==> inputs of v6 <==
==> flow/design.v <==
module adc_mul                   
(
    input  logic         clk_i,                                                
    input  logic         rst_i,                                                
    input  logic [11:0]  x_i,                                                  
    input  logic [11:0]  y_i,                                                  
    input  logic [11:0]  z_i,                                                  
    output logic [11:0]  fp_o                                                  
); 
    logic [31:0]    x_fp;                                                        
    logic [31:0]    y_fp;                                                        
    logic [31:0]    z_fp;                                                        
    logic [31:0]    mul_o_fp;                                                    
    logic [31:0]    div_o_fp;                                                    
    logic [31:0]    x_ffp;                                                       
    fixed_to_float converter1 (	
								.clk_i	    (clk_i) ,
								.rst_i	    (rst_i) ,
                                .fixed_in   (x_i)  ,
                                .float_out  (x_fp)  
                               );    
    fixed_to_float converter2 (
	 							.clk_i	    (clk_i) ,
								.rst_i	    (rst_i) ,
                                .fixed_in   (y_i)   ,
                                .float_out  (y_fp)  
                              );
    fixed_to_float converter3 (
	 							.clk_i      (clk_i) ,
								.rst_i		(rst_i) ,
                                .fixed_in   (z_i)   ,
                                .float_out  (z_fp)  
                              );
    qdiv_f div1 (
		.clk_i		    (clk_i)		    ,
		.rst_i			(rst_i)		    ,
        .a_i            (y_fp)          ,
        .b_i            (z_fp)          ,
        .result_o       (div_o_fp)
    );
    always_ff @( posedge clk_i or posedge rst_i ) begin 
        if(rst_i)begin
            x_ffp <= '0;
        end
        else  begin
            x_ffp <= x_fp;
        end
    end    
    qmul_f mul1 (
		.clk_i 	    	(clk_i)			,
		.rst_i   		(rst_i)		    ,
        .a_i            (x_ffp)         ,
        .b_i            (div_o_fp)      ,
        .result_o       (mul_o_fp)
    );
    float_to_fixed converter4 (	
								.clk_i 		    (clk_i)		     ,
								.rst_i			(rst_i)			 ,
                                .float_input    (mul_o_fp)       ,
                                .fixed_out      (fp_o)
                              );
endmodule
module fixed_to_float ( 
                            input  logic        clk_i       ,
                            input  logic        rst_i       ,
                            input  logic [11:0] fixed_in    ,                                    
                            output logic [31:0] float_out                                        
                      );
    logic [7:0]  exponent;                                                                       
    logic [22:0] mantissa;                                                                       
    logic [11:0] temp_fixed;                                                                     
    logic [4:0]  leading_zeros;                                                                  
    always_comb begin
        temp_fixed = 12'b0;         
        leading_zeros = 5'b0;
        exponent = 8'b0;
        mantissa = 23'b0;
        if (fixed_in == 12'b0) begin
            leading_zeros = 5'd12;                                                                 
        end else begin
    if (fixed_in[11:6] != 6'b000000) begin
        if (fixed_in[11:9] != 3'b000)
            leading_zeros = (fixed_in[11]) ? 5'd0 : (fixed_in[10]) ? 5'd1 : 5'd2;
        else
            leading_zeros = (fixed_in[8]) ? 5'd3 : (fixed_in[7]) ? 5'd4 : 5'd5;
    end else begin
        if (fixed_in[5:3] != 3'b000)
            leading_zeros = (fixed_in[5]) ? 5'd6 : (fixed_in[4]) ? 5'd7 : 5'd8;
        else
            leading_zeros = (fixed_in[2]) ? 5'd9 : (fixed_in[1]) ? 5'd10 : 5'd11;
    end
        end
        if (fixed_in != 0) begin
            exponent = 8'd127 + (5'd11 - leading_zeros);
            temp_fixed = fixed_in << leading_zeros;                                            
            mantissa = temp_fixed[10:0] << 23'd12;    
        end
    end
    always_ff @( posedge clk_i or posedge rst_i ) begin 
        if  (rst_i) begin
            float_out <= 32'b0;
        end
        else  begin
            float_out <=  {1'b0, exponent, mantissa};                                                   
        end
    end
endmodule
 module qdiv_f #(
    parameter I = 9,
    parameter F = 23,
    parameter bias = 8'd127
)
(
    input  logic             clk_i,
    input  logic             rst_i,
    input  logic [(I+F-1):0] a_i,                                                
    input  logic [(I+F-1):0] b_i,                                                
    output logic [(I+F-1):0] result_o                                            
);
    logic                 sign_a;
    logic   [(I-2):0]     exp_a;
    logic   [(F-1):0]     mant_a;
    logic   [F:0]         mant_a_extended;
    logic                 sign_b;
    logic   [(I-2):0]     exp_b;
    logic   [(F-1):0]     mant_b;
    logic   [F:0]         mant_b_extended;
    logic                 result_sign;
    logic   [(I-2):0]     exp_diff;
    logic   [(2*F)+1:0]   mant_quotient;                                         
    logic   [(F-1):0]     result_mant;
    logic   [(I-2):0]     result_exp;
    logic   [(I+F-1):0]   result;
    logic   [(I+F-1):0] zero_result, infinity_result, NaN;
    assign zero_result     = {result_sign, 31'b0};                               
    assign infinity_result = {result_sign, 8'b11111111, 23'b0};                  
    assign NaN             = 32'h7FC00000;                                       
    assign sign_a          = a_i[(I+F-1)];
    assign exp_a           = a_i[(I+F-2):F];
    assign mant_a          = a_i[(F-1):0];
    assign mant_a_extended = (exp_a == 0) ? {1'b0, mant_a} : {1'b1, mant_a};
    assign sign_b          = b_i[(I+F-1)];
    assign exp_b           = b_i[(I+F-2):F];
    assign mant_b          = b_i[(F-1):0];
    assign mant_b_extended = (exp_b == 0) ? {1'b0, mant_b} : {1'b1, mant_b};
    assign result_sign = sign_a ^ sign_b;
    always_comb begin
        exp_diff = '0;
        mant_quotient = '0;                                        
        result_mant = '0;
        result_exp = '0;
        if (exp_a == 0 && mant_a == 0 && exp_b == 0 && mant_b == 0) begin
            result = NaN;
        end else if (exp_a == 0 && mant_a == 0) begin
            result = zero_result;
        end else if (exp_b == 0 && mant_b == 0) begin
            result = infinity_result;
        end else if (exp_a == 8'b11111111 || exp_b == 8'b11111111) begin
            if (exp_a == 8'b11111111 && exp_b == 8'b11111111) begin
                result = NaN;                                                    
            end else begin
                result = infinity_result;                                        
            end
        end else begin
            exp_diff = exp_a - exp_b + bias;
            mant_quotient = {mant_a_extended, {(F+1){1'b0}}} / mant_b_extended;    
            if (mant_quotient[F+1]) begin
                result_mant = mant_quotient[F:1];                                
                result_exp = exp_diff;                                           
            end else begin
                result_mant = mant_quotient[F-1:0];                              
                result_exp = exp_diff - 8'd1;                                    
            end
            if (result_exp >= 8'b11111111) begin         
                result = infinity_result;                                        
            end else if (result_exp <= 0) begin     
                result = zero_result;                                            
            end else begin
                result = {result_sign, result_exp, result_mant};                 
            end
        end
    end
    always_ff @( posedge clk_i or posedge rst_i ) begin 
        if (rst_i) begin
            result_o    <=   '0;            
        end
        else begin
            result_o    <=   result;
        end
    end
endmodule
module qmul_f #(
    parameter I     = 9,                                                                                            
    parameter F     = 23,                                                                                           
    parameter bias  = 8'd127                                                                                           
)(
    input  logic             clk_i,                                                                                 
    input  logic             rst_i,
    input  logic [(I+F-1):0] a_i,                                                                                   
    input  logic [(I+F-1):0] b_i,                                                                                   
    output logic [(I+F-1):0] result_o                                                                               
);
    logic sign_a;
    logic [(I-2):0] exp_a;
    logic [(F-1):0] mant_a;
    logic [F:0]     mant_a_extended;
    logic sign_b;
    logic [(I-2):0] exp_b;
    logic [(F-1):0] mant_b;
    logic [F:0]     mant_b_extended;
    logic               result_sign;
    logic [(I-2):0]     exp_sum;                                                                                     
    logic [(F*2)+1:0]   mant_product;                                                                                
    logic [(F-1):0]     result_mant;
    logic [(I-2):0]     result_exp;
    logic [(I+F-1):0]   result;
    logic [(I+F-1):0] zero_result, infinity_result, NaN;
    assign zero_result     = {1'b0, {(I+F-1){1'b0}}};                                                                
    assign infinity_result = {1'b0, 8'b11111111, {F{1'b0}}};                                                        
    assign NaN             = {1'b0, 8'b11111111, 23'b10000000};                                                      
    assign sign_a          = a_i[(I+F-1)];
    assign exp_a           = a_i[(I+F-2):F];
    assign mant_a          = a_i[(F-1):0];
    assign mant_a_extended = (exp_a == 0) ? {1'b0, mant_a} : {1'b1, mant_a};                                         
    assign sign_b          = b_i[(I+F-1)];
    assign exp_b           = b_i[(I+F-2):F];
    assign mant_b          = b_i[(F-1):0];
    assign mant_b_extended = (exp_b == 0) ? {1'b0, mant_b} : {1'b1, mant_b};                                         
    assign result_sign = sign_a ^ sign_b;
    always_comb begin
        exp_sum = '0;
        mant_product = '0;
        result_mant = '0;
        result_exp = '0;
        if ((exp_a == 0 && mant_a == 0) || (exp_b == 0 && mant_b == 0)) begin
            result = zero_result;                                                                                    
        end 
        else if ((exp_a == 8'b11111111 && mant_a == 0) || (exp_b == 8'b11111111 && mant_b == 0)) begin
            result = infinity_result;                                                                                
        end 
        else if ((exp_a == 8'b11111111 && mant_a != 0) || (exp_b == 8'b11111111 && mant_b != 0)) begin
            result = NaN;                                                                                            
        end 
        else begin
            exp_sum = exp_a + exp_b - bias;
            mant_product = mant_a_extended * mant_b_extended;
            if (mant_product[(2*F) + 1]) begin
                result_mant = mant_product[(2*F):(F+1)];                                                               
                result_exp = exp_sum + 8'd1;                                                                            
            end 
            else begin
                result_mant = mant_product[(2*F)-1:F];                                                               
                result_exp = exp_sum;                                                                                
            end
            if (result_exp >= 8'b11111111) begin
                result = infinity_result;                                                                            
            end 
            else if (result_exp <= 0) begin
                result = zero_result;                                                                                
            end 
            else begin
                result = {result_sign, result_exp, result_mant};                                                     
            end
        end
    end
    always_ff @( posedge clk_i or posedge rst_i ) begin
        if (rst_i) 
            result_o    <=   '0;
        else
            result_o    <=   result;
    end 
endmodule
module float_to_fixed
(
    input   logic        clk_i,
    input   logic        rst_i,
    input   logic [31:0] float_input,                                                                         
    output  logic [11:0] fixed_out                                                                            
);
    logic        sign;
    logic [7:0]  exponent;
    logic [23:0] mantissa;
    logic [23:0] temp_fixed;                                                                                  
    logic [7:0]  exponent_bias;                                                                               
    logic [8:0]  actual_exponent;
    logic [11:0] fixed_output;
    always_comb begin
        actual_exponent = 9'b0;
        exponent_bias = 8'd127;
        sign        = float_input[31];                                                                      
        exponent    = float_input[30:23];
        mantissa    = {1'b1, float_input[22:0]};                                                              
        temp_fixed  = 24'b0;
        if (exponent < exponent_bias) begin
            fixed_output = 12'b0;
        end else if (exponent == 8'hFF) begin
            fixed_output = (float_input[22:0] == 23'b0) ? 12'b111111111111 : 12'b000000000000;                        
        end else begin
            actual_exponent = exponent - exponent_bias;
            if (actual_exponent < 0 && sign == 1'b1 ) begin                                                                   
                fixed_output = 12'b0;                                                                        
            end else if (actual_exponent >= 12) begin                                                        
                fixed_output    = 12'b111111111111;                                                             
            end else begin                                                                                   
                temp_fixed = mantissa >> (9'd23 - actual_exponent);                                          
                fixed_output = temp_fixed[11:0];                                                             
            end
        end
    end
    always_ff @( posedge clk_i or posedge rst_i ) begin
        if (rst_i) begin
            fixed_out     <=   12'b0;
        end
        else begin
            fixed_out     <=   fixed_output;
        end        
    end
endmodule
==> flow/run.sh <==
#!/bin/bash
# the make line also repeats each setting of config.mk as NAME=value (left out here)
make -C /OpenROAD-flow-scripts/flow DESIGN_CONFIG=/design/flow/config.mk WORK_HOME=/design/flow/orfs CLKGATE_MAP_FILE= finish
==> flow/config.mk <==
export PLATFORM = sky130hd
export DESIGN_NAME = adc_mul
export DESIGN_NICKNAME = adc_mul
export VERILOG_FILES = /design/flow/design.v
export SDC_FILE = /design/flow/constraint.sdc
export NUM_CORES = 4
export LEC_CHECK = 0
export ABC_AREA = 1
export CAP_MARGIN = 15
export CORE_MARGIN = 2
export CORE_UTILIZATION = 72
export CTS_CLUSTER_DIAMETER = 301
export CTS_CLUSTER_SIZE = 15
export SLEW_MARGIN = 20
==> flow/constraint.sdc <==
create_clock -name core_clock -period 80.5 [get_ports {clk_i}]
set_input_delay 16.1000 -clock core_clock [delete_from_list [all_inputs] [get_ports {clk_i}]]
set_output_delay 16.1000 -clock core_clock [all_outputs]
set_load 0.01 [all_outputs]
==> v7: changes against v6 <==
ABC_AREA = default   (was 1)
CAP_MARGIN = 20   (was 15)
CORE_UTILIZATION = 67   (was 72)
CTS_CLUSTER_DIAMETER = default   (was 301)
CTS_CLUSTER_SIZE = default   (was 15)
MAX_ROUTING_LAYER = met4   (was default)
==> flow/constraint.sdc (replaced) <==
create_clock -name core_clock -period 84.4 [get_ports {clk_i}]
set_input_delay 16.8800 -clock core_clock [delete_from_list [all_inputs] [get_ports {clk_i}]]
set_output_delay 16.8800 -clock core_clock [all_outputs]
set_load 0.01 [all_outputs]
==> v39: changes against v6 <==
CORE_ASPECT_RATIO = 0.74   (was default)
CTS_CLUSTER_DIAMETER = 374   (was 301)
CTS_CLUSTER_SIZE = 95   (was 15)
SETUP_SLACK_MARGIN = 1.93   (was default)
TNS_END_PERCENT = 15   (was default)
==> flow/constraint.sdc (replaced) <==
create_clock -name core_clock -period 37.4 [get_ports {clk_i}]
set_input_delay 7.4800 -clock core_clock [delete_from_list [all_inputs] [get_ports {clk_i}]]
set_output_delay 7.4800 -clock core_clock [all_outputs]
set_load 0.01 [all_outputs]
==> v18: changes against v6 <==
CAP_MARGIN = 20   (was 15)
CORE_UTILIZATION = 66   (was 72)
CTS_CLUSTER_DIAMETER = 342   (was 301)
CTS_CLUSTER_SIZE = default   (was 15)
MAX_ROUTING_LAYER = met4   (was default)
TNS_END_PERCENT = 5   (was default)
==> flow/constraint.sdc (replaced) <==
create_clock -name core_clock -period 63.5 [get_ports {clk_i}]
set_input_delay 12.7000 -clock core_clock [delete_from_list [all_inputs] [get_ports {clk_i}]]
set_output_delay 12.7000 -clock core_clock [all_outputs]
set_load 0.01 [all_outputs]
==> reports/README.md <==
| Stage | Result | Value |
| --- | --- | --- |
| outcome | Status | finished with violations |
| outcome | Violated checks | negative setup slack |
| cts | Number of post-CTS setup repair buffers | 103 |
| timing | Worst setup slack after layout | -2910 ps |
| cts | Quantity of hold-fixing buffers added after cts | 0 |
| timing | Number of failing setup endpoints in the final timing report | 2 |
| timing | Fmax | 0.0115 GHz |
| cts | Clock tree from TritonCTS | yes |
| cts | Clock sinks | 146 |
the above is filed under v7

==> reports/README.md <==
| Stage | Result | Value |
| --- | --- | --- |
| outcome | Status | finished clean |
| timing | Worst setup slack after layout | 6010 ps |
| setup path | Crit. path cell count | 542 |
| synth | Tally of yosys warning messages | 5 |
| timing | Hold Worst Slack | 347 ps |
| timing | Fmax | 0.0134 GHz |
| cts | Clock sinks | 146 |
| cts | Clock tree from TritonCTS | yes |
| global routing | Global-route usage over all layers | 40.8% |
| cts | Quantity of hold-fixing buffers added after cts | 0 |
the above is filed under v6

==> reports/README.md <==
| Stage | Result | Value |
| --- | --- | --- |
| outcome | Status | finished with violations |
| outcome | Violated checks | negative setup slack |
| timing | Number of failing setup endpoints in the final timing report | 2 |
| timing | Fmax | 0.0154 GHz |
| cts | Number of post-CTS setup repair buffers | 96 |
| cts | Clock sinks | 146 |
| timing | Worst setup slack after layout | -1490 ps |
the above is filed under v18

==> reports/README.md <==
| Stage | Result | Value |
| --- | --- | --- |
| outcome | Status | stopped before the end |
| outcome | Stage reached | 4_1_cts |
| outcome | Error | [ERROR DPL-0038] Utilization greater than 100%, impossible to legalize |
| synth | Complex Gates by Area | 12.6% |
| floorplanning | Initial Util | 72.5% |
| floorplanning | Num ports | 50 |
the above is filed under v39

